==> branch willow <==
Design fp_multiplier, start of the top module:
module fp_multiplier(input [31:0] a,input [31:0] b,output [31:0]out,input clk,
	input rst,input in_valid,output out_valid);
make LEC_CHECK=0 CAP_MARGIN=20 CORE_MARGIN=2 CORE_UTILIZATION=37 SLEW_MARGIN=20 finish   # period 3.53 ns
run.sh (not shown) runs the stock make flow with config.mk's settings and CLKGATE_MAP_FILE=.
==> branch maple (differences from branch willow) <==
Settings changed: ABC_AREA set to 1, CORE_UTILIZATION 37 to 72.
==> flow/constraint.sdc (replaced) <==
create_clock -name core_clock -period 1.75 [get_ports {clk}]
set_input_delay 0.3500 -clock core_clock [delete_from_list [all_inputs] [get_ports {clk}]]
set_output_delay 0.3500 -clock core_clock [all_outputs]
set_load 0.01 [all_outputs]
==> branch indigo (differences from branch willow) <==
Settings changed: ABC_AREA set to 1, CORE_UTILIZATION 37 to 72, CTS_CLUSTER_SIZE set to 39, PLACE_DENSITY set to 0.36.
==> flow/constraint.sdc (replaced) <==
create_clock -name core_clock -period 1.35 [get_ports {clk}]
set_input_delay 0.2700 -clock core_clock [delete_from_list [all_inputs] [get_ports {clk}]]
set_output_delay 0.2700 -clock core_clock [all_outputs]
set_load 0.01 [all_outputs]
==> comparison <==
In branch willow the worst setup slack is better than in branch maple, by 0.96 ns. Of branch willow and branch indigo, branch indigo has the higher synthesized area (gap 1.8%, measured against branch indigo). In branch maple the register-to-register slack is higher than in branch indigo, by 0.48 ns. Global-route usage: branch indigo is higher than branch maple (0.62 points). Sequential power: branch willow < branch maple < branch indigo. Of branch willow and branch maple, branch maple has the higher sequential share of layout area (gap 0.31 points). The highest via count belongs to branch indigo, the lowest to branch willow. Branch indigo produced a layout that fails on negative setup slack. Branch willow went through all stages and came out clean. Branch maple completed and failed the layout checks on negative setup slack.

---

==> cedar: inputs <==
fp_multiplier again, from the RTL that the note above started with.
// fp_multiplier
module fp_multiplier(input [31:0] a,input [31:0] b,output [31:0]out,input clk,
	input rst,input in_valid,output out_valid);
==> flow/config.mk <==
export PLATFORM = sky130hd
export DESIGN_NAME = fp_multiplier
export DESIGN_NICKNAME = fp_multiplier
export VERILOG_FILES = /design/flow/design.v
export SDC_FILE = /design/flow/constraint.sdc
export NUM_CORES = 4
export LEC_CHECK = 0
export ABC_AREA = 1
export CAP_MARGIN = 40
export CORE_MARGIN = 2
export CORE_UTILIZATION = 72
export CTS_CLUSTER_DIAMETER = 92
export CTS_CLUSTER_SIZE = 14
export PLACE_DENSITY_LB_ADDON = 0.08
export SETUP_SLACK_MARGIN = -0.13
export SLEW_MARGIN = 20
==> flow/constraint.sdc <==
create_clock -name core_clock -period 1.35 [get_ports {clk}]
set_input_delay 0.2700 -clock core_clock [delete_from_list [all_inputs] [get_ports {clk}]]
set_output_delay 0.2700 -clock core_clock [all_outputs]
set_load 0.01 [all_outputs]
==> inputs of xenon, as changes to cedar <==
- CAP_MARGIN: 40 -> 20
- CORE_MARGIN: 2 -> 6
- CORE_UTILIZATION: 72 -> 15
- CTS_CLUSTER_DIAMETER: 92 -> unset
- CTS_CLUSTER_SIZE: 14 -> 88
- HOLD_SLACK_MARGIN: unset -> 0.05
- MIN_ROUTING_LAYER: unset -> met1
- SETUP_SLACK_MARGIN: -0.13 -> unset
- SLEW_MARGIN: 20 -> 40
- TNS_END_PERCENT: unset -> 95
==> flow/constraint.sdc (replaced) <==
create_clock -name core_clock -period 2.02 [get_ports {clk}]
set_input_delay 0.4040 -clock core_clock [delete_from_list [all_inputs] [get_ports {clk}]]
set_output_delay 0.4040 -clock core_clock [all_outputs]
set_load 0.01 [all_outputs]
==> notes <==
cedar reached the layout checks and failed them: negative setup slack. xenon finished clean.
In xenon the clock power is larger than in cedar, by about 10%.
Between xenon and cedar, the lower maximum frequency is in xenon (gap 4.3%, measured against cedar).
The die area of xenon is 4.8 times that of cedar.
In sequential cell count, cedar and xenon do not differ.
In xenon the utilization is lower than in cedar, by 62 points.
Register-to-register slack: xenon is higher than cedar (0.59 ns).
Of xenon and cedar, cedar has the higher total power (gap about 20%, measured against cedar).
Of xenon and cedar, xenon has the higher design area (gap about 13%, measured against cedar).
Non-clock buffer count: cedar is higher than xenon (17).
Power is estimated from default activity; no workload was simulated.
